==> flow/design.v <==
module alu_v(wire_clock, wire_reset, enable_alu, m2, m3, m4, opCode, FR_in, FR_out, useCarry, flagToShifthAndRot, dec);
   input  wire         wire_clock;
   input  wire         wire_reset;
   input  wire         enable_alu;
   output reg  [15:0]  m2;
   input  wire [15:0]  m3;
   input  wire [15:0]  m4;
   input  wire [5:0]   opCode;
   input  wire [15:0]  FR_in;
   output reg  [15:0]  FR_out;
   input  wire         useCarry;
   input  wire [2:0]   flagToShifthAndRot;
   input  wire         dec;
   reg [15:0]  m2_next;
   reg [15:0]  FR_next;
   reg         m2_we;
   reg [31:0]  temp;
   reg [15:0]  m3c;
   wire        cin = useCarry & FR_out[11];
   always @* begin
      m2_next = m2;
      FR_next = FR_out;
      m2_we   = 1'b0;
      temp    = 32'h00000000;
      m3c     = 16'h0000;
      casez(opCode)
        6'b000110: begin
           FR_next = FR_in;
        end
        6'b100000: begin
           temp = {16'h0000, m3} + {16'h0000, m4} + {31'h0, cin};
           FR_next[11] = (temp > 32'h0000ffff);
           m2_next = temp[15:0];
           m2_we = 1'b1;
           FR_next[12] = (temp[15:0] == 16'h0000);
        end
        6'b100001: begin
           temp = {16'h0000, m3} - {16'h0000, m4} + {31'h0, cin};
           m3c = m3 + {15'h0000, cin};
           m2_we = 1'b1;
           if(m4 > m3c) begin
              FR_next[6] = 1'b1;
              m2_next = 16'h0000;
           end
           else begin
              FR_next[6] = 1'b0;
              m2_next = temp[15:0];
           end
           FR_next[12] = (temp[15:0] == 16'h0000);
        end
        6'b100010: begin
           temp = m3 * m4;
           m2_next = temp[15:0];
           m2_we = 1'b1;
           FR_next[10] = (temp > 32'h0000ffff);
           FR_next[12] = (temp[15:0] == 16'h0000);
        end
        6'b100011: begin
           m2_we = 1'b1;
           if(m4 == 16'h0000) begin
              FR_next[9] = 1'b1;
              m2_next = 16'h0000;
           end
           else begin
              FR_next[9] = 1'b0;
              m2_next = m3 / m4;
           end
           FR_next[12] = (m2_next == 16'h0000);
        end
        6'b100101: begin
           m2_we = 1'b1;
           if(m4 == 16'h0000) begin
              FR_next[9] = 1'b1;
              m2_next = 16'h0000;
           end
           else begin
              FR_next[9] = 1'b0;
              m2_next = m3 % m4;
           end
           FR_next[12] = (m2_next == 16'h0000);
        end
        6'b100100: begin
           m2_we = 1'b1;
           if(dec == 1'b0) begin
              m2_next = m3 + 16'h0001;
              FR_next[12] = 1'b0;
           end
           else begin
              m2_next = m3 - 16'h0001;
              FR_next[12] = (m2_next == 16'h0000);
           end
        end
        6'b010110: begin
           if(m3 == m4) FR_next[15:13] = 3'b001;
           if(m3 <  m4) FR_next[15:13] = 3'b010;
           if(m3 >  m4) FR_next[15:13] = 3'b100;
        end
        6'b010010: begin
           m2_next = m3 & m4;
           m2_we = 1'b1;
           if(m2_next == 16'h0000) FR_next[12] = 1'b1;
        end
        6'b010011: begin
           m2_next = m3 | m4;
           m2_we = 1'b1;
           if(m2_next == 16'h0000) FR_next[12] = 1'b1;
        end
        6'b010100: begin
           m2_next = m3 ^ m4;
           m2_we = 1'b1;
           if(m2_next == 16'h0000) FR_next[12] = 1'b1;
        end
        6'b010101: begin
           m2_next = ~m3;
           m2_we = 1'b1;
           if(m2_next == 16'h0000) FR_next[12] = 1'b1;
        end
        6'b010000: begin
           m2_we = 1'b1;
           casez(flagToShifthAndRot)
             3'b10?: m2_next = ((m3 << m4) & 16'hffff) | (m3 >> (16'h000f - m4));
             3'b11?: m2_next = ((m3 >> (16'h0010 - m4)) | (m3 << m4)) & 16'hffff;
             3'b00?: m2_next = m3 << m4;
             default: m2_next = m3 >> m4;
           endcase
        end
        default: begin
        end
      endcase
   end
   always @(posedge wire_clock) begin
      if(wire_reset) begin
         FR_out <= 16'h0000;
      end
      else if(enable_alu) begin
         FR_out <= FR_next;
         if(m2_we) m2 <= m2_next;
      end
   end
endmodule
module control_unit_v(wire_clock, wire_reset, bus_RAM_DATA_IN, bus_RAM_DATA_OUT, bus_RAM_ADDRESS, wire_RW, bus_keyboard, videoflag, bus_vga_pos, bus_vga_char, enable_alu, FR_in_at_control, FR_out_at_control, opcode, useCarry, flagToShifthAndRot, useDec, m2, m3, m4, data_debug, led);
   input  wire        wire_clock;
   input  wire        wire_reset;
   input  wire [15:0] bus_RAM_DATA_IN;
   output reg  [15:0] bus_RAM_DATA_OUT;
   output reg  [15:0] bus_RAM_ADDRESS;
   output reg         wire_RW;
   input  wire [7:0]  bus_keyboard;
   output reg         videoflag;
   output reg  [15:0] bus_vga_pos;
   output reg  [15:0] bus_vga_char;
   output reg         enable_alu;
   input  wire [15:0] FR_in_at_control;
   output reg  [15:0] FR_out_at_control;
   output reg  [5:0]  opcode;
   output reg         useCarry;
   output reg  [2:0]  flagToShifthAndRot;
   output reg         useDec;
   input  wire [15:0] m2;
   output reg  [15:0] m3;
   output reg  [15:0] m4;
   output wire [15:0] data_debug;
   output wire [15:0] led;
   reg [2:0]   stage;
   reg         processing_instruction;
   reg [15:0]  IR;
   reg [15:0]  PC;
   reg [15:0]  Rn [0:7];
   reg [15:0]  END;
   reg [15:0]  SP;
   assign led = 16'h0000;
   assign data_debug = 16'h0000;
   wire [2:0]  ra = IR[9:7];
   wire [2:0]  rb = IR[6:4];
   wire [2:0]  rc = IR[3:1];
   wire [15:0] FR = FR_in_at_control;
   reg cond;
   always @* begin
      case(IR[9:6])
        4'b0000: cond = 1'b1;
        4'b0001: cond = FR[13];
        4'b0010: cond = ~FR[13];
        4'b0011: cond = FR[12];
        4'b0100: cond = ~FR[12];
        4'b0101: cond = FR[11];
        4'b0110: cond = ~FR[11];
        4'b0111: cond = FR[15];
        4'b1000: cond = FR[14];
        4'b1001: cond = FR[15] | FR[13];
        4'b1010: cond = FR[14] | FR[13];
        4'b1011: cond = FR[10];
        4'b1100: cond = ~FR[10];
        4'b1101: cond = FR[6];
        4'b1110: cond = FR[9];
        default: cond = 1'b0;
      endcase
   end
   always @(posedge wire_clock) begin
      if(wire_reset) begin
         wire_RW <= 1'b0;
         PC <= 16'h0000;
         SP <= 16'h7ffc;
         videoflag <= 1'b0;
         enable_alu <= 1'b0;
         Rn[1] <= 16'h0121;
         Rn[3] <= 16'h0241;
         stage <= 3'd1;
         processing_instruction <= 1'b0;
      end
      else begin
         stage <= stage + 3'd1;
         enable_alu <= 1'b0;
         if(processing_instruction == 1'b0) begin
            case(stage)
              3'd1: begin
                 bus_RAM_ADDRESS <= PC;
              end
              3'd2: begin
                 processing_instruction <= 1'b1;
                 IR <= bus_RAM_DATA_IN;
                 PC <= PC + 16'h0001;
                 stage <= 3'd1;
              end
              default: ;
            endcase
         end
         else begin
            casez(IR)
              16'b110000??????????: begin
                 case(stage)
                   3'd1: bus_RAM_ADDRESS <= PC;
                   3'd2: END <= bus_RAM_DATA_IN;
                   3'd3: bus_RAM_ADDRESS <= END;
                   3'd4: begin
                      PC <= PC + 16'h0001;
                      Rn[ra] <= bus_RAM_DATA_IN;
                      processing_instruction <= 1'b0;
                      stage <= 3'd1;
                   end
                   default: ;
                 endcase
              end
              16'b110001??????????: begin
                 case(stage)
                   3'd1: bus_RAM_ADDRESS <= PC;
                   3'd2: END <= bus_RAM_DATA_IN;
                   3'd3: bus_RAM_ADDRESS <= END;
                   3'd4: begin
                      wire_RW <= 1'b1;
                      bus_RAM_DATA_OUT <= Rn[ra];
                   end
                   3'd5: begin
                      PC <= PC + 16'h0001;
                      wire_RW <= 1'b0;
                      processing_instruction <= 1'b0;
                      stage <= 3'd1;
                   end
                   default: ;
                 endcase
              end
              16'b111101??????????: begin
                 case(stage)
                   3'd1: bus_RAM_ADDRESS <= Rn[ra];
                   3'd2: begin
                      wire_RW <= 1'b1;
                      bus_RAM_DATA_OUT <= Rn[rb];
                   end
                   3'd3: begin
                      wire_RW <= 1'b0;
                      processing_instruction <= 1'b0;
                      stage <= 3'd1;
                   end
                   default: ;
                 endcase
              end
              16'b111100??????????: begin
                 case(stage)
                   3'd1: bus_RAM_ADDRESS <= Rn[rb];
                   3'd2: begin
                      Rn[ra] <= bus_RAM_DATA_IN;
                      processing_instruction <= 1'b0;
                      stage <= 3'd1;
                   end
                   default: ;
                 endcase
              end
              16'b111000??????????: begin
                 case(stage)
                   3'd1: bus_RAM_ADDRESS <= PC;
                   3'd2: begin
                      Rn[ra] <= bus_RAM_DATA_IN;
                      PC <= PC + 16'h0001;
                      processing_instruction <= 1'b0;
                      stage <= 3'd1;
                   end
                   default: ;
                 endcase
              end
              16'b110011??????????: begin
                 case(stage)
                   3'd1: begin
                      casez(IR[1:0])
                        2'b?0: Rn[ra] <= Rn[rb];
                        2'b01: Rn[ra] <= SP;
                        2'b11: SP <= Rn[ra];
                      endcase
                   end
                   3'd2: begin
                      processing_instruction <= 1'b0;
                      stage <= 3'd1;
                   end
                   default: ;
                 endcase
              end
              16'b110010??????????: begin
                 case(stage)
                   3'd1: begin
                      bus_vga_pos <= Rn[rb];
                      bus_vga_char <= Rn[ra];
                   end
                   3'd2: begin
                      if(bus_vga_char[11:8] == 4'h0)
                        bus_vga_char <= Rn[ra] + 16'h0f00;
                      else if(bus_vga_char[11:8] == 4'hf)
                        bus_vga_char <= Rn[ra] - 16'h0f00;
                   end
                   3'd3: videoflag <= 1'b1;
                   3'd4: videoflag <= 1'b0;
                   3'd5: begin
                      processing_instruction <= 1'b0;
                      stage <= 3'd1;
                   end
                   default: ;
                 endcase
              end
              16'b110101??????????: begin
                 case(stage)
                   3'd1: Rn[ra] <= {8'h00, bus_keyboard};
                   3'd2: begin
                      processing_instruction <= 1'b0;
                      stage <= 3'd1;
                   end
                   default: ;
                 endcase
              end
              16'b000101??????????: begin
                 case(stage)
                   3'd1: bus_RAM_ADDRESS <= SP;
                   3'd2: begin
                      wire_RW <= 1'b1;
                      if(IR[6] == 1'b0)
                        bus_RAM_DATA_OUT <= Rn[ra];
                      else
                        bus_RAM_DATA_OUT <= FR;
                   end
                   3'd3: begin
                      wire_RW <= 1'b0;
                      processing_instruction <= 1'b0;
                      stage <= 3'd1;
                      SP <= SP - 16'h0001;
                   end
                   default: ;
                 endcase
              end
              16'b000110??????????: begin
                 case(stage)
                   3'd1: SP <= SP + 16'h0001;
                   3'd2: bus_RAM_ADDRESS <= SP;
                   3'd3: begin
                      if(IR[6] == 1'b0) begin
                         Rn[ra] <= bus_RAM_DATA_IN;
                      end
                      else begin
                         FR_out_at_control <= bus_RAM_DATA_IN;
                         opcode <= IR[15:10];
                         enable_alu <= 1'b1;
                      end
                   end
                   3'd6: begin
                      processing_instruction <= 1'b0;
                      stage <= 3'd1;
                   end
                   default: ;
                 endcase
              end
              16'b000100??????????: begin
                 case(stage)
                   3'd1: SP <= SP + 16'h0001;
                   3'd2: bus_RAM_ADDRESS <= SP;
                   3'd3: PC <= bus_RAM_DATA_IN;
                   3'd4: begin
                      PC <= PC + 16'h0001;
                      processing_instruction <= 1'b0;
                      stage <= 3'd1;
                   end
                   default: ;
                 endcase
              end
              16'b100000??????????, 16'b100001??????????, 16'b100010??????????,
              16'b100011??????????, 16'b100101??????????, 16'b010010??????????,
              16'b010011??????????, 16'b010100??????????, 16'b010101??????????,
              16'b100100??????????, 16'b010110??????????, 16'b010000??????????: begin
                 case(stage)
                   3'd1: begin
                      opcode <= IR[15:10];
                      enable_alu <= 1'b1;
                      casez(IR[15:10])
                        6'b100100: begin
                           m3 <= Rn[ra];
                           useDec <= IR[6];
                        end
                        6'b010110: begin
                           m3 <= Rn[ra];
                           m4 <= Rn[rb];
                        end
                        6'b010101: begin
                           m3 <= Rn[rb];
                        end
                        6'b010000: begin
                           m3 <= Rn[ra];
                           m4 <= {12'h000, IR[3:0]};
                           flagToShifthAndRot <= IR[6:4];
                        end
                        6'b10000?: begin
                           m3 <= Rn[rb];
                           m4 <= Rn[rc];
                           useCarry <= IR[0];
                        end
                        default: begin
                           m3 <= Rn[rb];
                           m4 <= Rn[rc];
                        end
                      endcase
                   end
                   3'd6: begin
                      if(IR[15:10] == 6'b010110)
                        bus_vga_char <= FR;
                      else
                        Rn[ra] <= m2;
                      if(IR[15:10] == 6'b010100)
                        bus_vga_char <= m2;
                      processing_instruction <= 1'b0;
                      stage <= 3'd1;
                   end
                   default: ;
                 endcase
              end
              16'b000010??????????: begin
                 case(stage)
                   3'd1: bus_RAM_ADDRESS <= PC;
                   3'd2: if(cond) PC <= bus_RAM_DATA_IN - 16'h0001;
                   3'd3: PC <= PC + 16'h0001;
                   3'd4: begin
                      processing_instruction <= 1'b0;
                      stage <= 3'd1;
                   end
                   default: ;
                 endcase
              end
              16'b000011??????????: begin
                 case(stage)
                   3'd1: bus_RAM_ADDRESS <= SP;
                   3'd2: begin
                      wire_RW <= 1'b1;
                      bus_RAM_DATA_OUT <= PC;
                   end
                   3'd3: wire_RW <= 1'b0;
                   3'd4: bus_RAM_ADDRESS <= PC;
                   3'd5: begin
                      if(cond) begin
                         PC <= bus_RAM_DATA_IN - 16'h0001;
                         SP <= SP - 16'h0001;
                      end
                   end
                   3'd6: PC <= PC + 16'h0001;
                   3'd7: begin
                      processing_instruction <= 1'b0;
                      stage <= 3'd1;
                   end
                   default: ;
                 endcase
              end
              default: begin
                 wire_RW <= 1'b0;
                 processing_instruction <= 1'b0;
                 stage <= 3'd1;
              end
            endcase
         end
      end
   end
endmodule
module  cpu_v(wire_clock, wire_reset, bus_RAM_DATA_IN,bus_RAM_DATA_OUT,bus_RAM_ADDRESS,wire_RW, bus_keyboard, videoflag, bus_vga_pos, bus_vga_char,data_debug, led);
   input wire         wire_clock;
   input wire         wire_reset;
   input wire [15:0]  bus_RAM_DATA_IN;
   output wire [15:0]  bus_RAM_DATA_OUT;
   output wire [15:0]  bus_RAM_ADDRESS;
   output wire         wire_RW;
   input  wire [7:0]  bus_keyboard;
   output wire         videoflag;
   output wire [15:0]  bus_vga_pos;
   output wire [15:0]  bus_vga_char;
   output wire [15:0]  data_debug;
   output wire [15:0]  led;
   wire [15:0]         m2;
   wire [15:0]         m3;
   wire [15:0]         m4;
   wire                enable_alu;
   wire [5:0]          opCode;
   wire                useCarry;
   wire                useDec;
   wire [15:0]         FR_in_at_control;
   wire [15:0]         FR_out_at_control;
   wire [2:0]          flagToShifthAndRot;
   alu_v alu_v_dut(wire_clock,wire_reset,enable_alu,m2,m3,m4,opCode,FR_out_at_control,FR_in_at_control,useCarry,flagToShifthAndRot,useDec);
   control_unit_v control_v_dut(wire_clock, wire_reset, bus_RAM_DATA_IN,bus_RAM_DATA_OUT,bus_RAM_ADDRESS,wire_RW, bus_keyboard, videoflag, bus_vga_pos, bus_vga_char,enable_alu,FR_in_at_control,FR_out_at_control,opCode,useCarry,flagToShifthAndRot,useDec,m2,m3,m4,data_debug, led);
endmodule
==> flow/run.sh <==
#!/bin/bash
# the make line also repeats each setting of config.mk as NAME=value (left out here)
make -C /OpenROAD-flow-scripts/flow DESIGN_CONFIG=/design/flow/config.mk WORK_HOME=/design/flow/orfs CLKGATE_MAP_FILE= finish
==> flow/config.mk <==
export PLATFORM = sky130hd
export DESIGN_NAME = cpu_v
export DESIGN_NICKNAME = cpu_v
export VERILOG_FILES = /design/flow/design.v
export SDC_FILE = /design/flow/constraint.sdc
export NUM_CORES = 4
export LEC_CHECK = 0
export CAP_MARGIN = 20
export CORE_ASPECT_RATIO = 0.7
export CORE_MARGIN = 2
export CORE_UTILIZATION = 72
export CTS_CLUSTER_DIAMETER = 400
export CTS_CLUSTER_SIZE = 10
export PLACE_DENSITY = 0.37
export SETUP_SLACK_MARGIN = 1.56
export SLEW_MARGIN = 20
==> flow/constraint.sdc <==
create_clock -name core_clock -period 5.28 [get_ports {wire_clock}]
set_input_delay 1.0560 -clock core_clock [delete_from_list [all_inputs] [get_ports {wire_clock}]]
set_output_delay 1.0560 -clock core_clock [all_outputs]
set_load 0.01 [all_outputs]
==> run summary, run 1 <==
Implementation results.

The flow did not finish. Per the run summary, the flow got no further than global routing (5_1_grt). The first error in the log reads "[ERROR GRT-0116] Global routing finished with congestion. Check the congestion regions in the DRC Viewer".

The xor/xnor share of the synthesized area is 4.17%. Global routing finished with a remaining overflow of ~2.5k. The HPWL after detailed placement is roughly 150 mm.

Yosys instantiated no cell more often than nand2_1. The main logic family after synthesis is AND-OR/OR-AND gates. In the post-synthesis netlist, the biggest area contributors are edfxtp_1 19%, ha_1 10%, fa_1 9.4%, mux4_2 5.3%, nand2_1 4.5%.

The core utilization at floorplan is 73.1%. CTS built an H-tree with a depth of 2. The floorplan core area is about 0.06 sq mm. Of the synthesized area, sequential elements account for 22.9%. In this run, the synthesized area fraction spent on adder and majority cells is recorded as 19.7%. Post-synthesis, Yosys gives the total cell area as ~0.044 sq mm. The cell count after synthesis came out at 5090. The die span in y is 211 um. The post-synth register bit count is 362. In this run the cell area of the synthesized design comes to 0.0439 sq mm. The number of flops mapped to enable cells by yosys is 282. The overall die area is between 0.06 and 0.07 sq mm.

In the synthesized netlist the async set-or-reset flop fraction comes to 0%. Per the synthesis report, the dominant area consumer among library cells is edfxtp_1. The distinct cell type count of the synthesized netlist is between 100 and 150. 124 I/O pins were placed.

The count of instantiated cells in the yosys netlist is roughly 5k. The worst setup slack before clock tree synthesis is -19.94 ns.

The maximum clock path buffer count is 3. After synthesis, the share of cell area in mux cells is 9.06%. For reference, the placement row count at floorplan is 75. Summing the areas of all and, or, nand and nor instances in the mapped netlist gives 17.6% of the synthesized area.

Counting instances in the post-synthesis netlist gives the leading cell types as 525 x nand2_1, 524 x nor2_1, 373 x inv_1, 360 x ha_1, 325 x a21oi_1. The total of warnings raised by yosys is 2. The horizontal die size is 299 um.

The average instance area after synthesis is 8.63 sq um. The number of input and output port buffers inserted is 91. CTS added clock buffers totalling between 40 and 50.

The prevailing post-synth register cell is edfxtp_1. The aoi/oai-family share of the synthesized area is 19.9%. The top cell type by area accounts for 19.3% of the synthesized area. Summed over all routing layers, the global router reports a total usage of 95.5%. The clock tree has to reach around 360 sinks. The placer congestion estimate is 1.20. The cell at the root of the clock tree is clkbuf_16.
==> metrics by stage <==
stage                     std cells  instance area (sq um)  total power [uW]
after floorplan                5121                  45200              5560
after global placement         6530                  51800              6900
after detailed placement       6530                  51800              7200
after CTS                      6741                  55900             10300
==> repair_timing <==
action,in CTS
pin swaps,156
cloned,4
setup endpoints to repair,184
hold buffers,0
buffers inserted,129
gates resized,367
==> metal layers <==
metal	overflow	track usage [%]
met2	1260	107
met3	293	87.2
met5	43	75.9
met4	576	95.1
met1	316	93.1
==> run 2, diff against run 1 <==
ABC_AREA = 1   (was unset)
CAP_MARGIN = 40   (was 20)
CORE_ASPECT_RATIO = 1.32   (was 0.7)
CORE_MARGIN = 4   (was 2)
CORE_UTILIZATION = 65   (was 72)
CTS_CLUSTER_DIAMETER = 176   (was 400)
CTS_CLUSTER_SIZE = 51   (was 10)
GPL_ROUTABILITY_DRIVEN = 0   (was unset)
GPL_TIMING_DRIVEN = 1   (was unset)
HOLD_SLACK_MARGIN = 0.01   (was unset)
MIN_ROUTING_LAYER = met2   (was unset)
PLACE_DENSITY = unset   (was 0.37)
PLACE_DENSITY_LB_ADDON = 0.02   (was unset)
SETUP_SLACK_MARGIN = unset   (was 1.56)
SLEW_MARGIN = 15   (was 20)
TNS_END_PERCENT = 85   (was unset)
clock period = 29.0 ns   (was 5.28 ns; I/O delays follow)
==> run 2 against run 1 <==
Effect of this change:
- the flow again stops in global routing (5_1_grt)
- area after synthesis rose by 1.7%
- synthesized cell count rose by 23%
- die area rose by 16%
==> run summary, run 2 <==
Implementation results.

Of all cell types, the one taking the most synthesized area is edfxtp_1. The number of clock sinks seen by CTS is roughly 360. Of the total synthesized cell area, the portion taken by AND, OR, NAND and NOR gates is 22.8%. Among the non-sequential cells, simple AND/OR/NAND/NOR gates take the most area. Counting the warning lines in the Yosys log gives 2.

The core utilization at floorplan is 65.6%. The distinct cell type count of the synthesized netlist is 81. Recorded from the global router log, the overflow total was 6.

The post-synth count of flops with an enable pin is 282. The synthesized design devotes to its leading area cell type about a fifth of total area. The aggregate global-route resource usage is 72.5%. In the synthesized netlist, the cells that appear most often are 1283 x nand2_1, 939 x inv_1, 602 x o21ai_0, 434 x a21oi_1, 425 x nor2_1.

Ranked by total cell area, the synthesized netlist is headed by edfxtp_1 19%, nand2_1 11%, ha_1 10%, fa_1 9.3%, inv_1 7.9%. According to the I/O placement log, the pin count is 124. The average instance area after synthesis is slightly above 7 sq um. The HPWL after detailed placement is about 120 mm.

The area share of fa/ha/maj cells after synthesis is 19.4%. The aoi/oai-family share of the synthesized area is 19.4%. Summing every instance area after synthesis gives 0.0447 sq mm. The most frequently used library cell after synthesis is nand2_1. The flow did not finish. CTS placed an instance of clkbuf_16 at the clock tree root. Post-CTS repair changed the size of 0 cells. The maximum clock path buffer count is 3.

Counting flops and latches in the post-synthesis netlist gives 362. The number of input and output port buffers inserted is between 90 and 100. The area reported by Yosys stat is 0.0447 sq mm. In this run, post-CTS hold repair placed 0 buffers. The count of instantiated cells in the yosys netlist is 6279. The tool reported: "[ERROR GRT-0116] Global routing finished with congestion. Check the congestion regions in the DRC Viewer".

The post-CTS setup buffer count is 0. Sequential elements use about 23% of the synthesized area. Per the synth stats, the flop cell with the highest instance count is edfxtp_1. After floorplanning, the die was sized to cover around 0.073 sq mm. The flow stopped in global routing (5_1_grt). For reference, the mux area share after synthesis is less than 1%. Per the CTS log, the maximum H-tree level is 1.

From bottom edge to top edge, the die measures 309 um. The share of flip-flops with an asynchronous set or reset after synthesis is 0%.

The horizontal die size is 236 um. The xor/xnor share of the synthesized area is 4.20%. The floorplan core area is 0.0681 sq mm. Counting every instance in the synthesized netlist gives 6279. According to the floorplan log, the row count is 110. The number of buffers added by the clock tree synthesis step is 11.
[run 2: metal layers]
layer	overflow	GRT usage, %
met5	0	44.8
met4	4	55.4
met3	2	79.4
met2	0	78.6
met1	-	-
[run 2: stage by stage]
step                cells  cell area, sq um  hold WS (ns)  worst slack [ns]
floorplan            6310             44800         0.422              6.24
global placement     7088             46200         0.429              2.25
detailed placement   7104             46400         0.440              1.72
CTS                  7121             46700         0.479              1.63
==> run 3, diff against run 2 <==
ABC_AREA = unset   (was 1)
CAP_MARGIN = 30   (was 40)
CELL_PAD_IN_SITES_GLOBAL_PLACEMENT = 1   (was unset)
CORE_ASPECT_RATIO = 0.86   (was 1.32)
CORE_MARGIN = 3   (was 4)
CORE_UTILIZATION = 42   (was 65)
CTS_CLUSTER_DIAMETER = unset   (was 176)
CTS_CLUSTER_SIZE = unset   (was 51)
GPL_ROUTABILITY_DRIVEN = unset   (was 0)
HOLD_SLACK_MARGIN = 0.28   (was 0.01)
MAX_ROUTING_LAYER = met4   (was unset)
MIN_ROUTING_LAYER = unset   (was met2)
PLACE_DENSITY_LB_ADDON = 0.15   (was 0.02)
SETUP_SLACK_MARGIN = 5.0   (was unset)
SLEW_MARGIN = 20   (was 15)
TNS_END_PERCENT = 95   (was 85)
clock period = 40.9 ns   (was 29.0 ns; I/O delays follow)
==> run 3 against run 2 <==
Effect of this change:
- the run now finishes clean
- die area up 49%
- synthesized cell count down 19%
- area after synthesis down 1.7%
==> run summary, run 3 <==
Results of the run.

Post-CTS timing repair inserted 0 buffers for setup. The transition time at the pin with the least slew margin is 1.14 ns. Looking at the VDD voltage map, the peak drop is 0.0000396 V. The number of input and output port buffers inserted is 91.

For the worst setup path, the data required time is 41.18 ns. The start point of the worst hold path is control_v_dut.IR[5]$_DFFE_PP_. The number of placed instances, taps included is 6427. Counting the buffers created by CTS gives 43. The combinational share of power is 34.5%.

Per the Yosys statistics, synthesis produced 5090 cells. Between the synthesized netlist and the finished layout, the area growth was recorded as 9.77%. The path with the worst hold slack has its endpoint at control_v_dut.flagToShifthAndRot[1]$_DFFE_PP_. The first detailed-routing pass took 10 iterations. The net switching power in the latest report is 487 uW.

Once synthesis finished, the tally of register bits stood at 362. Multiplexer cells account for 9.06% of the synthesized area. The clock passes through at most 3 buffers. Tracing the worst setup path back leads to its startpoint at control_v_dut.m4[4]$_DFFE_PP_. After detailed routing, the number of vias per cell comes to 6.50. The power of the sequential group is 432 uW.

The report lists the power per cell area as 27.0 mW/mm^2. The clock period minus final worst setup slack is 32.27 ns. In this run the number of H-tree levels came out at 2. Yosys attributes the largest share of cell area to edfxtp_1 19%, ha_1 10%, fa_1 9.4%, mux4_2 5.3%, nand2_1 4.5%.

The TritonCTS clock tree is built. The biggest power consumer among the groups is combinational logic. The synthesized netlist handed to floorplanning was reported with a cell count of 5090. Summing the areas of all and, or, nand and nor instances in the mapped netlist gives around 18% of the synthesized area. The HPWL after detailed placement is 149 mm. The aoi/oai-family share of the synthesized area is 19.9%. The xor/xnor share of the synthesized area is under 10%.

In this run, the number of DRC markers left after iteration 0 of detailed routing was 5626. In this run the cell area of the synthesized design comes to 0.0439 sq mm. The average instance area after synthesis is 8.63 sq um. The depth of the worst register-to-register path is 110. The category of cells accounting for the largest share of critical-path delay is AND-OR/OR-AND gates.

The most frequent cell after synthesis is nand2_1. OpenSTA lists the critical path endpoint as alu_v_dut.m2[0]$_DFFE_PP_. In the final design database the tool counted 5685 nets. The cell at the root of the clock tree is clkbuf_16. Per the OpenROAD floorplan log, the height of the die is 306 um. The switching share of total power is 37.4%. The average wire per cell in the routed design is 30.4 um. Per the detailed-route log, wirelength across all metal layers totals just under 200 mm. The initial antenna violation count is 12. The origin of the critical flop-to-flop path is control_v_dut.m4[4]$_DFFE_PP_. For this run, the number of standard cells in the final layout without fillers is 6525. The stat command in Yosys gives a chip area of around 0.044 sq mm. The run finished with no timing, DRC or antenna violations. For the worst-skew pair, the clock arrives at the later sink with an insertion delay of 0.61 ns. For the worst setup path, the data arrival time is ~33 ns.

The vias after detailed routing is approximately 42k. The most prevalent standard cell on the critical path is ha_1. Sequential elements use 22.9% of the synthesized area. The script reports the combined buffer and inverter count of the critical path as 4. The category of the worst setup path launch point is a flop. The top-level I/O count is 124. The final weighted congestion recorded by global placement is 1.03. The peak clock frequency supported by timing is 31.0 MHz. The DRC violation total left in the routed layout is recorded as 0. The post-CTS clock slew at the launch and capture registers of the worst setup and hold paths is roughly 0.070 ns. The number of hold-slack violations in the final timing report is 0. Per the timing report, the most critical flop-to-flop path finishes at alu_v_dut.m2[0]$_DFFE_PP_. The horizontal die size is 355 um. The power of the clock network is 421 uW.

The power report lists cell-internal power as between 800 and 900 uW. The total leakage power is around 0.02 uW. The internal reg-to-reg setup slack is 8.63 ns.

The worst-case headroom to the max-slew limit is 23.8%. STA classifies the critical path endpoint as a flop. Post-CTS repair changed the size of 0 cells. The total combinational power is 448 uW. Per the synth stats, the proportion of register bits with asynchronous set or reset is 0%. The top-area cell type share of the netlist area is 19.3%. In the final report, the number of endpoints failing setup comes to 0. The overall die area is roughly 0.11 sq mm. The count of standard-cell rows is around 110. For this design, the sink count on the clock tree is 362. Yosys mapped a number of flops with a built-in enable equal to roughly 280. The reported max-cap violation count is 0. Setup repair after global routing left no endpoint under its margin.

The count of nets left with antenna violations once routing finished came out at 0. The main logic family after synthesis is AND-OR/OR-AND gates. For this design, the slowest cell found on the critical path is a31oi_2. The total of warnings raised by yosys is 2. The leading area contributor after synthesis is edfxtp_1. The first global-routing pass estimated 285 mm of wire. The floorplan core area is 0.103 sq mm.

The prevailing post-synth register cell is edfxtp_1. The number of global-route vias before repair is a little over 40k. The critical path in this run is classified as reg2reg. The core utilization at floorplan is ~43%.

The setup TNS is 0 ns. The logs give a warning total of around 77. In the synthesized netlist, the cells that appear most often are 525 x nand2_1, 524 x nor2_1, 373 x inv_1, 360 x ha_1, 325 x a21oi_1.

The largest fanout on the critical path is 20. Recorded from the global router log, the overflow total was 0. The final number of max-transition violations is 0. The part of the total power dissipated in sequential elements is between 30% and 40%.

The worst hold path stage count is 0. The maximum single-stage delay on the critical path is 0.84 ns. The relative contribution of the clock network to total power is 32.3%. The area share of fa/ha/maj cells after synthesis is between 10% and 20%.

Buffers inserted to repair hold after CTS numbered 0. In this run the number of cells on the critical path is 110. After layout, the setup clock skew is reported as 0.0279 ns. The distinct cell type count of the synthesized netlist is 107. OpenROAD reports that the post-layout worst path occupies about four fifths of the period.

The largest net degree at the start of global routing is 57. The aggregate global-route resource usage is a little over a third. The path category of the worst min-delay check is reg2reg.
run 3: final cells by class:
class,count,area (sq um)
diodes,11,27.5
clock buffers,57,1200
clock inverters,23,314
fillers,10203,55000
inverters,388,1460
multi-input cells,4033,31200
flip-flops and latches,362,10100
well taps,1387,1740
repair buffers,264,2230
run 3: stage by stage:
stage	area (sq um)	utilization [%]	hold slack [ns]	total power [uW]	worst slack [ns]
2_1_floorplan	44000	-	0.422	708	13.47
3_3_place_gp	46500	45.0	0.453	877	9.70
3_5_place_dp	46600	45.1	0.450	877	9.26
4_1_cts	48100	46.6	0.444	1300	9.18
5_1_grt	48200	46.7	0.471	1350	6.48
6_report	48200	46.7	0.451	1300	8.63
run 3: metal layers:
layer	routed length [um]	up-vias	GRT usage (%)
li1	-	18628	-
met1	80800	20789	48.1
met5	0	-	-
met2	86100	2451	54.6
met4	11500	0	17.4
met3	19700	530	6.76
==> run 4, diff against run 3 <==
CAP_MARGIN = 20   (was 30)
CELL_PAD_IN_SITES_GLOBAL_PLACEMENT = unset   (was 1)
CORE_ASPECT_RATIO = unset   (was 0.86)
CORE_MARGIN = 2   (was 3)
CORE_UTILIZATION = 72   (was 42)
CTS_CLUSTER_DIAMETER = 31   (was unset)
CTS_CLUSTER_SIZE = 36   (was unset)
GPL_TIMING_DRIVEN = unset   (was 1)
HOLD_SLACK_MARGIN = unset   (was 0.28)
MAX_ROUTING_LAYER = unset   (was met4)
PLACE_DENSITY_LB_ADDON = 0.23   (was 0.15)
SETUP_SLACK_MARGIN = unset   (was 5.0)
TNS_END_PERCENT = unset   (was 95)
clock period = 10.2 ns   (was 40.9 ns; I/O delays follow)
==> run 4 against run 3 <==
Effect of this change:
- the run now fails in global routing (5_1_grt)
- synthesized cell count unchanged
- area after synthesis unchanged
- die area down 42%
==> run summary, run 4 <==
Implementation results.

The global routing report lists combined usage of all routing layers as 81.8%. Summing the areas of all compound-gate instances in the mapped netlist gives 19.9% of the synthesized area. According to the CTS report, the clock sink count is ~360. The floorplan has 90 rows. The number of buffers added by the clock tree synthesis step is ~50. By area the synthesized netlist is led by edfxtp_1 19%, ha_1 10%, fa_1 9.4%, mux4_2 5.3%, nand2_1 4.5%. The total of warnings raised by yosys is 2. In this run the horizontal extent of the chip is 251 um. Post-synthesis, Yosys gives the total cell area as 0.0439 sq mm. In this run the cell area measured after placement is a little over 0.05 sq mm.

The share of flip-flops with an asynchronous set or reset after synthesis is 0%. The overall die area is 0.0630 sq mm. Global routing finished with a remaining overflow of 480. The count of instantiated cells in the yosys netlist is ~5.1k. Port buffering added 91 buffers.

Of the total synthesized cell area, the portion taken by AND, OR, NAND and NOR gates is 17.6%. The portion of synthesized area spent on multiplexers is 9.06%. Yosys mapped the design onto roughly 110 distinct sky130hd cell types. The biggest area contributor in the post-synthesis netlist is edfxtp_1.

The total area inside the core boundary comes to 0.0604 sq mm. The number of flops mapped to enable cells by yosys is between 200 and 300. The HPWL after detailed placement is 137 mm.

The average instance area after synthesis is 8.63 sq um. The prevailing post-synth register cell is edfxtp_1. The cell at the root of the clock tree is clkbuf_16. STA on the placed design reports a worst setup slack of -14.49 ns. By count the netlist is led by 525 x nand2_1, 524 x nor2_1, 373 x inv_1, 360 x ha_1, 325 x a21oi_1. After synthesis the netlist holds a flip-flop and latch count of 362.

The most frequent cell after synthesis is nand2_1. Per the OpenROAD floorplan log, the height of the die is 251 um. The stage where the run came to a stop is global routing (5_1_grt). The placer congestion estimate is 1.16. The first error in the log reads "[ERROR GRT-0116] Global routing finished with congestion. Check the congestion regions in the DRC Viewer".

Once the floorplan was initialized, standard cells occupied 72.7% of the core. The synthesized instance count is slightly above 5k. The flow did not finish. The synthesized cell area is 0.0439 sq mm.

The area share of fa/ha/maj cells after synthesis is 19.7%. Yosys shows that the main logic family after synthesis is AND-OR/OR-AND gates. The top-level I/O count is 124. For reference, XOR and XNOR gates occupy 4.17% of the area reported after synthesis. The top-area cell type share of the netlist area is 19.3%. The maximum clock path buffer count is 3. The sequential-to-total area share from yosys stat is 22.9%.

The maximum level of the CTS H-tree is 2.
-- run 4: metal layers --
layer	GRT overflow	track usage, %
met1	24	82.5
met4	187	77.7
met2	239	96.6
met5	3	40.6
met3	27	69.3
-- run 4: what timing repair did --
item | CTS
pin swaps | 112
buffers inserted | 77
setup endpoints to repair | 17
hold buffers | 0
cloned | 3
gates resized | 187
-- run 4: metrics by stage --
step	TNS [ns]	power, uW	cells
after floorplan	-231.15	2850	5121
after detailed placement	-242.17	3450	6358
after global placement	-229.38	3370	6358
after CTS	-221.93	5420	6534
==> run 5, diff against run 4 <==
ABC_AREA = 1   (was unset)
CAP_MARGIN = 0   (was 20)
CTS_CLUSTER_DIAMETER = 234   (was 31)
CTS_CLUSTER_SIZE = unset   (was 36)
PLACE_DENSITY_LB_ADDON = unset   (was 0.23)
clock period = 21.8 ns   (was 10.2 ns; I/O delays follow)
==> run 5 against run 4 <==
Effect of this change:
- the flow again stops in global routing (5_1_grt)
- synthesized cell count increased by 23%
- area after synthesis increased by 1.7%
- die area up 1.7%
==> run summary, run 5 <==
Implementation results.

The number of input and output port buffers inserted is 91. The number of different library cells used by synthesis comes to 81. Per the run summary, the flow got no further than global routing (5_1_grt).

The average instance area after synthesis is 7.11 sq um. The area reported by Yosys stat is 0.0447 sq mm. For reference, the top logic cell family by area is simple AND/OR/NAND/NOR gates. The count of instantiated cells in the yosys netlist is about 6.3k. The synthesized cell area is 0.0447 sq mm. After technology mapping, the gate count stands at 6279.

For this run the detailed placement stage logged an HPWL of 129 mm. The maximum clock path buffer count is 3. The tool reported: "[ERROR GRT-0116] Global routing finished with congestion. Check the congestion regions in the DRC Viewer". The number of clock sinks seen by CTS is 362.

The area share of and/or/nand/nor cells after synthesis is 22.8%. The count of standard-cell rows is 91. The share of flip-flops with an asynchronous set or reset after synthesis is 0%.

The fraction of synthesized area in multiplexers is 0.291%. The flow did not finish. The main area contributors are edfxtp_1 19%, nand2_1 11%, ha_1 10%, fa_1 9.3%, inv_1 7.9%.

Yosys mapped a number of flops with a built-in enable equal to 282. Sorting the synthesized cells by how often they occur yields 1283 x nand2_1, 939 x inv_1, 602 x o21ai_0, 434 x a21oi_1, 425 x nor2_1. The placer congestion estimate is 1.13. The synthesis report lists the Yosys warning total as 2.

The floorplan step defined a core boundary enclosing around 0.06 sq mm. The tree is rooted in a clkbuf_16. The aoi/oai-family share of the synthesized area is 19.4%. The prevailing post-synth register cell is edfxtp_1. The number of placed instances, taps included is 7511.

The top-level I/O count is 124. The report puts the hold buffer count at CTS at 0. Of the total synthesized cell area, the portion taken by full adders, half adders and majority gates is approximately a fifth. The die span in y is 253 um. Counting flops and latches in the post-synthesis netlist gives 362. The overall die size recorded for this design is 0.0640 sq mm.

The leading area contributor after synthesis is edfxtp_1. The share of synthesized area in the top cell type comes to 19.0%. The clock tree synthesis step divided the H-tree into 2 levels.

The horizontal die size is roughly 250 um. The aggregate global routing overflow is 52. The most common cell in the synthesized netlist is nand2_1. For reference, XOR and XNOR gates occupy approximately 4.2% of the area reported after synthesis. The area after detailed placement is approximately 0.05 sq mm. Summed over all routing layers, the global router reports a total usage of a little over two thirds. Of the synthesized area, sequential elements account for 22.5%. The worst setup slack before clock tree synthesis is -1.75 ns. Per the TritonCTS log, the buffer count is 35. The core utilization at floorplan is 72.6%.
run 5: metal layers:
layer  GRT usage, %  overflow
met5           18.2         0
met4           69.4        20
met3           47.6         1
met2           90.8        31
met1           72.6         0
run 5: through the flow:
step                      setup TNS, ns  total power, uW  hold slack (ns)
after CTS                       -0.0895             2410            0.475
after detailed placement         -23.76             1760            0.463
after global placement            -6.48             1720            0.451
after floorplan                       0             1430            0.422
run 5: timing repair:
item,CTS
pin swaps,147
resized,291
setup endpoints to repair,17
cloned,5
setup buffers,93
==> run 6, diff against run 5 <==
ABC_AREA = unset   (was 1)
CAP_MARGIN = 20   (was 0)
CORE_ASPECT_RATIO = 0.7   (was unset)
CTS_CLUSTER_DIAMETER = 374   (was 234)
CTS_CLUSTER_SIZE = 10   (was unset)
MAX_ROUTING_LAYER = met4   (was unset)
SETUP_SLACK_MARGIN = 1.56   (was unset)
clock period = 5.28 ns   (was 21.8 ns; I/O delays follow)
==> run 6 against run 5 <==
Effect of this change:
- the run again fails in global routing (5_1_grt)
- die area fell by 1.6%
- synthesized cell count shrank 19%
- area after synthesis down 1.7%
==> run summary, run 6 <==
Implementation results.

The aggregate global-route resource usage is 101%. The worst setup slack before clock tree synthesis is -19.55 ns. The synthesis report names the predominant flop master as edfxtp_1. The terminating stage of the flow is global routing (5_1_grt). In this run the standard cell core region covers 0.0601 sq mm. The aggregate global routing overflow is 5710.

Sorting the synthesized cells by how often they occur yields 525 x nand2_1, 524 x nor2_1, 373 x inv_1, 360 x ha_1, 325 x a21oi_1. The share of flip-flops with an asynchronous set or reset after synthesis is 0%. The total of warnings raised by yosys is 2. The top-level I/O count is between 100 and 150. In the post-synthesis netlist, the biggest area contributors are edfxtp_1 19%, ha_1 10%, fa_1 9.4%, mux4_2 5.3%, nand2_1 4.5%. The cell at the root of the clock tree is clkbuf_16. The fraction of synthesized area in multiplexers is ~9.1%. Counting flops and latches in the post-synthesis netlist gives 362.

The area fraction of the largest cell type after synthesis is ~19%. The maximum clock path buffer count is 3. According to the CTS report, the clock sink count is 362. The count of standard-cell rows is 75. The cell type that accounts for the most area after synthesis is edfxtp_1. The xor/xnor share of the synthesized area is around 4.2%. The flow did not finish. In this run, the synthesized area fraction spent on AND-OR/OR-AND gates is recorded as 19.9%.

The number of flops mapped to enable cells by yosys is approximately 280. The area share of fa/ha/maj cells after synthesis is 19.7%. The HPWL after detailed placement is 145 mm. The maximum level of the CTS H-tree is 2. The first error in the log reads "[ERROR GRT-0116] Global routing finished with congestion. Check the congestion regions in the DRC Viewer". The number of cells reported by Yosys stat comes to between 5k and 6k. The average instance area after synthesis is 8.63 sq um.

The number of placed instances, taps included is ~6.5k. Per the TritonCTS log, the buffer count is 42. In the synthesis report, Yosys lists the chip area as 0.0439 sq mm. The sequential-to-total area share from yosys stat is between 20% and 30%.

After synthesis the cells add up to 0.0439 sq mm. The placer congestion estimate is 1.25. After synthesis, the largest family of logic cells by area is AND-OR/OR-AND gates. The synthesized netlist contains 107 unique library cells.

From left edge to right edge, the die measures 299 um. The most frequent cell after synthesis is nand2_1. The number of input and output port buffers inserted is a little over 90.

The number of cells produced by synthesis is 5090. The area share of and/or/nand/nor cells after synthesis is 17.6%. The core utilization at floorplan is 73.1%.

The die span in y is 211 um. The die covers between 0.06 and 0.07 sq mm.
[run 6: metal layers]
metal	GRT overflow	global-route usage (%)
met1	2377	106
met3	1424	98.0
met4	585	86.6
met2	1324	104
met5	-	-
[run 6: repair_timing]
action / CTS
pin swaps: 211
cloned: 5
resized: 421
hold buffers: 0
buffers inserted: 131
endpoints found under the setup margin: 161
[run 6: metrics by stage]
step           TNS (ns)  hold slack (ns)  total power [uW]  area, sq um
4_1_cts         -311.41            0.449             10300        56000
3_5_place_dp    -331.57            0.438              7140        51700
3_3_place_gp    -312.23            0.443              6930        51700
2_1_floorplan   -315.51            0.422              5560        45200
==> run 7, diff against run 6 <==
CORE_ASPECT_RATIO = unset   (was 0.7)
CORE_UTILIZATION = 60   (was 72)
CTS_CLUSTER_DIAMETER = unset   (was 374)
CTS_CLUSTER_SIZE = 97   (was 10)
MAX_ROUTING_LAYER = unset   (was met4)
SETUP_SLACK_MARGIN = unset   (was 1.56)
clock period = 27.0 ns   (was 5.28 ns; I/O delays follow)
==> run 7 against run 6 <==
Effect of this change:
- now clean on timing, DRC and antenna
- die area is 20% higher
- synthesized cell count stayed put
- area after synthesis stayed put
==> run summary, run 7 <==
Results of the run.

The run finished with no timing, DRC or antenna violations. The category of cells accounting for the largest share of critical-path delay is AND-OR/OR-AND gates. The count of nets left with antenna violations once routing finished came out at 0. Summed over all nets, the switching power comes to ~670 uW. The TritonCTS clock tree is built. The floorplan core area is 0.0727 sq mm.

The number of placed instances, taps included is around 6k. The number of global-route vias before repair is ~41k. The wire length recorded after detailed routing is 176 mm.

The worst register-to-register path has a depth of 113. The area reported by Yosys stat is 0.0439 sq mm. For this run, the slowest stage of the critical path takes a little over 0.6 ns. Sequential cells account for 35.5% of the total power.

The worst setup path is launched from a flop. The start point of the worst hold path is control_v_dut.IR[5]$_DFFE_PP_. In the final run the clock tree shows a worst skew of about 0.024 ns.

Looking at the reg2reg group, the worst path starts from control_v_dut.m4[5]$_DFFE_PP_. In the routed layout, each cell is associated on average with a via count of 7.05. The maximum level of the CTS H-tree is 2.

The final period utilization is 97.3%. The worst setup path startpoint is control_v_dut.m4[5]$_DFFE_PP_. The main area contributors are edfxtp_1 19%, ha_1 10%, fa_1 9.4%, mux4_2 5.3%, nand2_1 4.5%. The share of synthesized area in the top cell type comes to 19.3%.

The worst-case reg-to-reg setup slack stands at 0.72 ns. Synthesis produced 5090 cells. The count of buffers added on input and output ports is about 91. The leading area contributor after synthesis is edfxtp_1. The fraction of synthesized area in multiplexers is 9.06%.

The report gives the cell count of the worst hold path as 0. The cell-internal power is 1170 uW. The filler-free cell count of the finished design is 6130. The worst-case headroom to the max-slew limit is roughly 20%. In the synthesized netlist, the cells that appear most often are 525 x nand2_1, 524 x nor2_1, 373 x inv_1, 360 x ha_1, 325 x a21oi_1. Looking at the power breakdown, combinational cells take between 30% and 40% of the total. The HPWL after detailed placement is 128 mm. The clock period minus final worst setup slack is around 26 ns. Once placement finished, the instance area stood at 0.0463 sq mm. The power of the clock network is ~550 uW. In the final timing run, aggregate negative setup slack is 0 ns. Sequential elements use about 23% of the synthesized area. The final net count is 5735. According to the hold report, the worst path is of the reg2reg type. The tool warning count is 79. After synthesis the netlist holds a flip-flop and latch count of 362. The count of standard-cell rows is 99. The total stage count of the critical path is 113.

The most common cell in the synthesized netlist is nand2_1. The detailed-route DRC error count is 0. For this run, the top clock speed supported by timing is around 38 MHz. After synthesis, the mean cell area works out to 8.63 sq um. Buffers inserted during clock tree synthesis total 35. Looking at the group totals, the largest power group turns out to be sequential cells. The power report puts the leakage power at between 0.015 and 0.02 uW. For the sequential group, total power comes out at 653 uW. Counting flops with an async set or reset pin after synthesis yields a share of 0%.

Of the total power, the share spent switching nets is 36.2%. The maximum clock path buffer count is 3. In this run the cell area of the synthesized design comes to approximately 0.044 sq mm. The overall die area is 0.0754 sq mm.

The number of hold-slack violations in the final timing report is 0. Between the synthesized netlist and the finished layout, the area growth was recorded as 10.5%. The latest clock arrival within the worst-skew pair is 0.56 ns. The number of optimization iterations in the first detailed-route pass is 10. STA classifies the critical path endpoint as a flop. The global routing report lists combined usage of all routing layers as between 40% and 50%. The area share of fa/ha/maj cells after synthesis is roughly a fifth. The initial antenna violation count is 6. At the end of the flow the core is filled with cells to 66.7%.

The post-CTS hold buffer count recorded in the log is 0. The vias after detailed routing is 43.2k. The prevailing post-synth register cell is edfxtp_1. OpenSTA lists the critical path endpoint as alu_v_dut.FR_out[12]$_SDFFE_PP0P_.

The total of endpoints with negative setup slack in the final report is 0. The share of the core area taken by cells at floorplan is 60.4%. The largest fanout on the critical path is 8. The area share of and/or/nand/nor cells after synthesis is roughly 18%.

The top-level I/O count is approximately 120. The path type of the worst setup path is reg2reg. Measured along the y axis, the die boundary spans 275 um. The relative contribution of the clock network to total power is between 30% and 40%. Counting both buffers and inverters, the worst setup path holds a total of 9. The count of instantiated cells in the yosys netlist is just over 5k. The average wire per cell in the routed design is 28.7 um. Looking at the worst setup and hold paths, the clock pins of their registers show a slew of ~0.070 ns.

The areal power density over the cells is between 30 and 40 mW/mm^2. The endpoint with the worst hold slack is control_v_dut.flagToShifthAndRot[1]$_DFFE_PP_. The horizontal die dimension reported for this design is 275 um. The number of flops mapped to enable cells by yosys is 282.

The total combinational power is 634 uW. After Yosys synthesis, AND-OR and OR-AND compound gates account for 19.9% of the synthesized area. The final timing report lists a max-slew violation count of 0. The first global-routing pass estimated 256 mm of wire. The DRC marker count from the first detailed-route iteration is 6046. By area, the combinational part of the netlist is dominated by AND-OR/OR-AND gates.

In this run the maximum-capacitance check reported violations numbering 0. The capture point of the worst register-to-register path is recorded as alu_v_dut.FR_out[12]$_SDFFE_PP0P_. On the critical path, the stage with the largest delay is an instance of or4b_2. Entering global routing, the biggest net connects 57 pins.

The placer congestion estimate is 1.08. The data required time reported for the critical path is 27.49 ns. The netlist uses 107 different library cells. Overall power consumption after layout is estimated at approximately 1800 uW. The final layout report lists a filler cell count of 5975. The number of clock sinks seen by CTS is 362. The total of warnings raised by yosys is 2. The global route stage reports its total congestion overflow as 0. CTS placed an instance of clkbuf_16 at the clock tree root. The signal arrival time at the worst endpoint is 26.77 ns.

The worst-case IR drop observed on VDD is 0.0000583 V. The transition time at the pin with the least slew margin is between 1 and 1.5 ns. Per STA, the library cell used most along the worst path is ha_1. The final non-filler cell area is about 0.049 sq mm.

The xor/xnor share of the synthesized area is under 10%.
run 7: timing repair:
action	in CTS	in global routing
endpoints found under the setup margin	17	17
gates cloned	1	2
pin swaps	7	29
resized	22	127
buffers inserted	9	23
run 7: through the flow:
stage | setup WS, ns | hold slack, ns
2_1_floorplan | 0.103 | 0.422
6_report | 0.717 | 0.483
4_1_cts | 0.0387 | 0.478
5_1_grt | -0.317 | 0.496
3_5_place_dp | -1.03 | 0.462
3_3_place_gp | -0.811 | 0.432
run 7: final cells by class:
cell class              count  area (sq um)  share of cell area [%]
multi-input cells        4035         31900                    65.6
inverters                 388          1460                    3.00
flip-flops and latches    362         10100                    20.8
well taps                 959          1200                    2.47
repair buffers            320          2650                    5.47
diodes                      2          5.00                  0.0103
clock buffers              37           883                    1.82
clock inverters            27           398                   0.820
run 7: metal layers:
layer | wire (um) | global-route usage (%) | share of wire [%]
met3 | 19700 | 8.99 | 11
met5 | 35 | 0 | 0.020
met2 | 76700 | 70.5 | 44
met1 | 62600 | 55.9 | 36
met4 | 16800 | 35.5 | 9.6
==> run 8, diff against run 7 <==
ABC_AREA = 1   (was unset)
CORE_UTILIZATION = 70   (was 60)
CTS_CLUSTER_SIZE = unset   (was 97)
MAX_ROUTING_LAYER = met4   (was unset)
PLACE_DENSITY = 0.64   (was unset)
SETUP_SLACK_MARGIN = 4.91   (was unset)
clock period = 28.3 ns   (was 27.0 ns; I/O delays follow)
==> run 8 against run 7 <==
Effect of this change:
- register-to-register slack improved by 1.4 ns
- non-clock buffer count up 54
- area after synthesis up 1.7%
- largest cell class unchanged
- via count up 22%
- still clean on timing, DRC and antenna
==> run summary, run 8 <==
Results of the run.

The overall die area is 0.0658 sq mm. Summed over all sequential cells, the power is 642 uW. The category of cells accounting for the largest share of critical-path delay is simple AND/OR/NAND/NOR gates.

Setup repair after global routing could not meet its margin everywhere. The registers of the reported paths see a clock transition of 0.06 ns. The switching share of total power is 41.8%. The total chip power is 1960 uW. Per the hold report, the tightest min-delay path originates at control_v_dut.videoflag$_SDFFE_PP0P_. Per the synthesis report, the AND-OR/OR-AND share of the synthesized area is 19.4%. The area share of fa/ha/maj cells after synthesis is 19.4%. Synthesis handed over a netlist of 6279 instances.

The area reported by Yosys stat is 0.0447 sq mm. The part of the total power dissipated in sequential elements is about a third. The setup clock skew after layout is 0.0360 ns. The sequential-to-total area share from yosys stat is 22.5%. The setup TNS is 0 ns. The area share of and/or/nand/nor cells after synthesis is 22.8%. Cells fill 82.6% of the core in the end.

The DRC marker count from the first detailed-route iteration is 9994. The critical path runs through a total of 176 cells. The depth of the worst register-to-register path is 176. The horizontal die size is around 260 um. The transition time at the pin with the least slew margin is 1.45 ns. The core utilization at floorplan is between 70% and 80%. The fraction of synthesized area in multiplexers is 0.291%. The vertical die dimension reported for this design is 257 um. The synthesis stats list as the most numerous cell nand2_1. The maximum clock path buffer count is 3. The worst setup path startpoint is control_v_dut.m3[15]$_DFFE_PP_. TritonCTS built the clock tree. In this run the mean area of a mapped cell was 7.11 sq um. Among all stages on the critical path, the largest delay is contributed by edfxtp_1. The largest net degree at the start of global routing is 107. After synthesis, the design contains 6279 cells according to Yosys. The main area contributors are edfxtp_1 19%, nand2_1 11%, ha_1 10%, fa_1 9.3%, inv_1 7.9%. The combinational share of power is 40.9%.

The origin of the critical flop-to-flop path is control_v_dut.m3[15]$_DFFE_PP_. Yosys reports that the most numerous cell types are 1283 x nand2_1, 939 x inv_1, 602 x o21ai_0, 434 x a21oi_1, 425 x nor2_1. The first-pass GRT wire length is 275 mm.

The internal reg-to-reg setup slack is 2.15 ns. The category of the worst setup path launch point is a flop. The register bit total from synthesis is 362.

For the worst setup path, the data required time is 28.52 ns. The skew report gives the latency at the later pin of the worst-skew pair as 0.60 ns. The most prevalent standard cell on the critical path is nand2_1.

The clock tree synthesis step divided the H-tree into 2 levels. Yosys printed 2 warnings. The top-area cell type share of the netlist area is 19.0%.

The maximum single-stage delay on the critical path is 0.59 ns. edfxtp_1 takes more of the synthesized area than any other cell. The signal arrival time at the worst endpoint is approximately 26 ns. The ratio of routed vias to standard cells is between 7 and 8. The number of optimization iterations in the first detailed-route pass is 17.

Note that the worst hold path type here is reg2reg. The placer congestion estimate is between 1 and 1.5. The maximum resistive drop on vdd is 0.0000683 V. TritonRoute output was used to compute an average wire per cell of 27.6 um. The flow measured a signed area growth from synthesis to layout of 16.7%. Post-route period utilization is reported as just over 90%. The worst setup path is of the reg2reg kind. The power report puts the leakage power at around 0.024 uW. Note, the detailed placer reported a final HPWL of between 100 and 150 mm.

For this run, the leading register cell type out of synthesis is edfxtp_1. The synthesized cell area is 0.0447 sq mm. The post-synth count of flops with an enable pin is 282. The tree built by TritonCTS fans out to about 360 sinks. OpenSTA, run right after detailed placement, puts the worst setup slack at 1.03 ns.

Row generation in the floorplan step produced 92 rows. The tool warning count is 86. The initial antenna violation count is 17.

STA classifies the critical path endpoint as a flop. For this run the aggregate overflow at the end of global routing stands at 0. In this run the tool buffered the top-level ports with 91 buffer cells. The total of endpoints with negative setup slack in the final report is 0. In this run, power in combinational logic comes to between 800 and 900 uW.

The final number of max-transition violations is 0. The worst-case headroom to the max-slew limit is 3.35%. The residual antenna-violating net count after detailed routing is 0. The detailed-route wire length is 202 mm. In the synthesized netlist, the dominant kind of combinational cell is simple AND/OR/NAND/NOR gates. The final layout contains 7014 nets. The worst hold path stage count is 2. The distinct cell type count of the synthesized netlist is approximately 81. The cell-internal power is 1140 uW. Summing the areas of all xor and xnor instances in the mapped netlist gives 4.20% of the synthesized area.

The aggregate global-route resource usage is 55.7%. The vias after detailed routing is 52.6k. The critical path endpoint is alu_v_dut.m2[10]$_DFFE_PP_. The share of flip-flops with an asynchronous set or reset after synthesis is 0%. The endpoint with the worst hold slack is control_v_dut.videoflag$_SDFFE_PP0P_. In this run the power spent charging and discharging nets is 816 uW. The biggest power consumer among the groups is combinational logic. Max-cap violations in this run came to 0. Endpoints failing hold in the final report were tallied at 0. The relative contribution of the clock network to total power is between 20% and 30%.

The buffer and inverter count on the worst path is 32. Setup slack on the critical path of the routed design comes to ~2.2 ns. The cell at the root of the clock tree is clkbuf_16.

The script parses the final routing iteration and logs DRC violations as 0. Timing would allow up to roughly 38 MHz. The floorplan core area is about 0.063 sq mm. The number of global-route vias before repair is 47.8k. The largest fanout on the critical path is 22. For this design the ratio of total power to cell area is 37.5 mW/mm^2.

The endpoint of the worst register-to-register path is alu_v_dut.m2[10]$_DFFE_PP_. Summed over the clock group, the power is 513 uW. The run finished with no timing, DRC or antenna violations.

The worst path in the final design needs a cycle of 26.15 ns, including I/O delays and setup. Per the TritonCTS log, the buffer count is 36. The top-level I/O count is 124.
==> run 8: cell type report <==
class / count / area, sq um
fillers: 3772 / 11000
clock buffers: 46 / 968
repair buffers: 374 / 3380
repair inverters: 3 / 25.0
diodes: 26 / 65.1
inverters: 982 / 3790
multi-input cells: 4662 / 32500
flip-flops and latches: 362 / 10100
well taps: 846 / 1060
clock inverters: 19 / 218
==> run 8: repair_timing <==
item                                    in CTS  in global routing
endpoints found under the setup margin      17                 17
pin swaps                                   52                233
gates cloned                                 3                  6
hold buffers                                 0                  0
gates resized                              161                532
setup buffers                               56                126
==> run 8: per-layer routing <==
layer	routed length (um)	GRT usage (%)	part of all wire (%)	vias to the layer above
met5	0	-	0	-
met2	80800	79.5	40	5742
met3	34700	18.4	17	2337
met1	61700	63.1	30	23299
met4	25100	46.5	12	0
li1	-	-	-	21248
==> run 8: metrics by stage <==
step	hold slack (ns)	area, sq um	cells
4_1_cts	0.464	48600	7162
6_report	0.465	52100	7320
3_5_place_dp	0.443	46100	7038
3_3_place_gp	0.437	46100	7038
5_1_grt	0.492	52100	7314
2_1_floorplan	0.422	44800	6310
==> run 9, diff against run 8 <==
CORE_ASPECT_RATIO = 0.71   (was unset)
CORE_UTILIZATION = 59   (was 70)
PLACE_DENSITY = unset   (was 0.64)
SETUP_SLACK_MARGIN = 0.07   (was 4.91)
TNS_END_PERCENT = 5   (was unset)
clock period = 17.3 ns   (was 28.3 ns; I/O delays follow)
==> run 9 against run 8 <==
Effect of this change:
- register-to-register slack got worse by 12 ns
- largest power group unchanged
- maximum frequency decreased by 2.1%
- core utilization decreased by 9.0 points
- the layout now fails its checks (setup timing)
- flip-flop count unchanged
- cell area increased by 5.2%
- clock power increased by 65%
- largest cell class unchanged
- sequential power increased by 64%
- count of clock-buffer cells in the layout increased by 4
- die area increased by 18%
- global-route usage decreased by 2.8 points
==> run summary, run 9 <==
Results of the run.

The run finished, with violations left. In this run the layout check failures are setup timing. The most frequent cell after synthesis is nand2_1. The area reported by Yosys stat is 0.0447 sq mm.

Per the hold report, the tightest min-delay path originates at control_v_dut.FR_out_at_control[0]$_DFFE_PP_. STA puts the critical path data arrival time at 27.22 ns. The maximum level of the CTS H-tree is 2. The DRC marker count from the first detailed-route iteration is 11.6k.

The cell at the root of the clock tree is clkbuf_16. The tool warning count is 85. After synthesis, the design contains 6279 cells according to Yosys. The setup clock skew after layout is 0.0386 ns. Per report_power, the Clock row totals 846 uW. Power attributed to sequential cells is 1050 uW.

The die span in y is 236 um. The detailed-route DRC error count is 0. The relative contribution of the clock network to total power is 26.0%. The floorplan core area is 0.0745 sq mm. The number of cells produced by synthesis is 6279.

Using the TritonRoute via totals, the vias-per-cell ratio works out to 6.83. Relative to the synthesized area, the layout overhead comes to 22.7%. In this run, synthesis inferred about 280 flip-flops with an integrated enable. The horizontal die size is about 330 um.

The sequential-to-total area share from yosys stat is 22.5%. The routed layout has 54.4k vias. The first global-routing pass estimated roughly 300 mm of wire. The path type of the worst setup path is reg2reg. The post-CTS clock slew at the launch and capture registers of the worst setup and hold paths is 0.07 ns. The worst-case max-slew headroom was logged as between 10% and 20%. Detailed placement finished with a half-perimeter wire length of 154 mm. The aoi/oai-family share of the synthesized area is 19.4%.

The buffer and inverter count on the worst path is 24. The initial antenna violation count came to 22. The most numerous cell type found on the critical path is nand2_1. The cell-internal power is 1860 uW. Buffers placed on the I/O ports in this run total about 91. STA on the placed design reports a worst setup slack of -5.86 ns. The post-route utilization of the core is recorded as 73.6%. The maximum resistive drop on vdd is roughly 0.00011 V. The report lists the number of standard-cell rows as approximately 84. The average instance area after synthesis is 7.11 sq um. According to the timing report, the critical path is captured at alu_v_dut.FR_out[12]$_SDFFE_PP0P_. The area share of fa/ha/maj cells after synthesis is 19.4%. The total combinational power is 1350 uW.

The timing report gives the biggest stage delay along the critical path as about 0.73 ns. The setup slack of the critical path after layout is -9.40 ns. TritonCTS built the clock tree. Summed over all instances, the cell type with the most area after synthesis is edfxtp_1.

In the final design database the tool counted 7508 nets. Counting cells, the worst reg-to-reg path comes to roughly 180. Once synthesis finished, the tally of register bits stood at 362. Entering global routing, the biggest net connects 105 pins. The fraction of synthesized area in multiplexers is less than 1%. The part of the total power dissipated in sequential elements is 32.3%. The category of the worst setup path launch point is a flop. For this design the total switching power over the nets is approximately 1400 uW. For reference, the critical path is launched at control_v_dut.m4[2]$_DFFE_PP_. The worst hold path terminates at alu_v_dut.FR_out[0]$_SDFFE_PP0P_.

The worst setup path is captured at a flop. Setup repair after global routing could not meet its margin everywhere. Counting along the longest clock path gives a buffer depth of 3.

Summed over all layers, the routed wires come to between 200 and 250 mm. The number of clock sinks seen by CTS is 362. The type recorded for the worst min-delay path is reg2reg. The analysis attributes to cell leakage a power of roughly 0.026 uW. The total overflow left after global routing is 0. The cell-mix breakdown from Yosys lists the simple-gate area share as a little under a quarter.

Counting instances, the worst hold path has a depth of 2. In this run, CTS created clock tree buffers numbering 37. All stages included, the depth of the critical timing path comes to between 150 and 200. For this run, the number of Yosys warnings is 2.

The cell with the biggest individual delay on the critical path is xnor2_1. The number of hold-slack violations in the final timing report is 0. Broken down by cell family, the worst path's largest delay share belongs to simple AND/OR/NAND/NOR gates. After synthesis, the share of flip-flops with an asynchronous set or reset is 0%. The total of endpoints with negative setup slack in the final report is 17. In the final routed layout, each cell accounts on average for 28.4 um. In this run the count of I/O pins placed on the die edge is 124. After synthesis, the most frequently instantiated cells are 1283 x nand2_1, 939 x inv_1, 602 x o21ai_0, 434 x a21oi_1, 425 x nor2_1. Adding up every negative setup slack in the final design gives -154.17 ns. The transition time at the pin with the least slew margin is 1.27 ns. The share of synthesized area in the top cell type comes to a little under a fifth.

By area the synthesized netlist is led by edfxtp_1 19%, nand2_1 11%, ha_1 10%, fa_1 9.3%, inv_1 7.9%. Before antenna repair, the detailed router went through 22 iterations. The required time reported for the critical path endpoint is between 15 and 20 ns. The flow reported a cell area power density of 59.3 mW/mm^2. After Yosys synthesis, XOR and XNOR cells account for 4.20% of the synthesized area. Counting distinct cell types in the post-synthesis netlist gives between 80 and 90.

The biggest power consumer among the groups is combinational logic. The combinational share of power is 41.6%. The latest clock arrival within the worst-skew pair is 0.61 ns. The number of global-route vias before repair is 49.8k. The core utilization at floorplan is 59.9%. Of the combinational cells, the family taking the most area is simple AND/OR/NAND/NOR gates. The final period utilization is 154%. Looking at the critical path, the highest net fanout was 12. The capture point of the worst register-to-register path is recorded as alu_v_dut.FR_out[12]$_SDFFE_PP0P_. The placer congestion estimate is 1.14. Overall routing resource usage recorded by global route was a little over half. The number of maximum-capacitance violations recorded for the run is 0. The origin of the critical flop-to-flop path is control_v_dut.m4[2]$_DFFE_PP_. In this run the full chip footprint comes out at roughly 0.078 sq mm. The internal reg-to-reg setup slack is -9.40 ns. The peak clock frequency supported by timing is 37.5 MHz. The final number of max-transition violations is 0.

The total chip power is 3250 uW. The synthesized cell area is 0.0447 sq mm. The detail route stage leaves a number of antenna-violating nets equal to 0. The clock period minus final worst setup slack is roughly 27 ns. Per the synth stats, the flop cell with the highest instance count is edfxtp_1. The switching share of total power is 42.8%.
==> run 9: through the flow <==
stage | cell area (sq um) | std cells | hold slack, ns
after floorplan | 45400 | 6310 | 0.422
after global routing | 54800 | 7959 | 0.505
final | 54800 | 7963 | 0.485
after CTS | 54000 | 7907 | 0.485
after detailed placement | 51500 | 7795 | 0.466
after global placement | 51500 | 7795 | 0.453
==> run 9: what timing repair did <==
| action | in CTS | in global routing |
|---|---|---|
| resized | 199 | 130 |
| pin swaps | 98 | 96 |
| setup buffers | 38 | 26 |
| cloned | 6 | 0 |
| endpoints found under the setup margin | 17 | 17 |
| hold buffers | 0 | 0 |
==> run 9: layout make-up <==
class                   instances  area [sq um]
multi-input cells            4662         31700
fillers                      5315         19700
flip-flops and latches        362         10100
repair buffers                867          6820
inverters                     982          3730
well taps                     989          1240
clock buffers                  50          1020
clock inverters                18           158
diodes                         30          75.1
repair inverters                3          22.5
==> run 9: per-layer routing <==
layer	routed length (um)	part of all wire [%]	GRT usage (%)
met5	0	0	-
met4	15700	7.0	21.7
met3	46900	21	25.1
met2	83500	37	69.1
met1	79700	35	69.2
Power figures rest on the tool's default switching activity, not on a simulated workload.
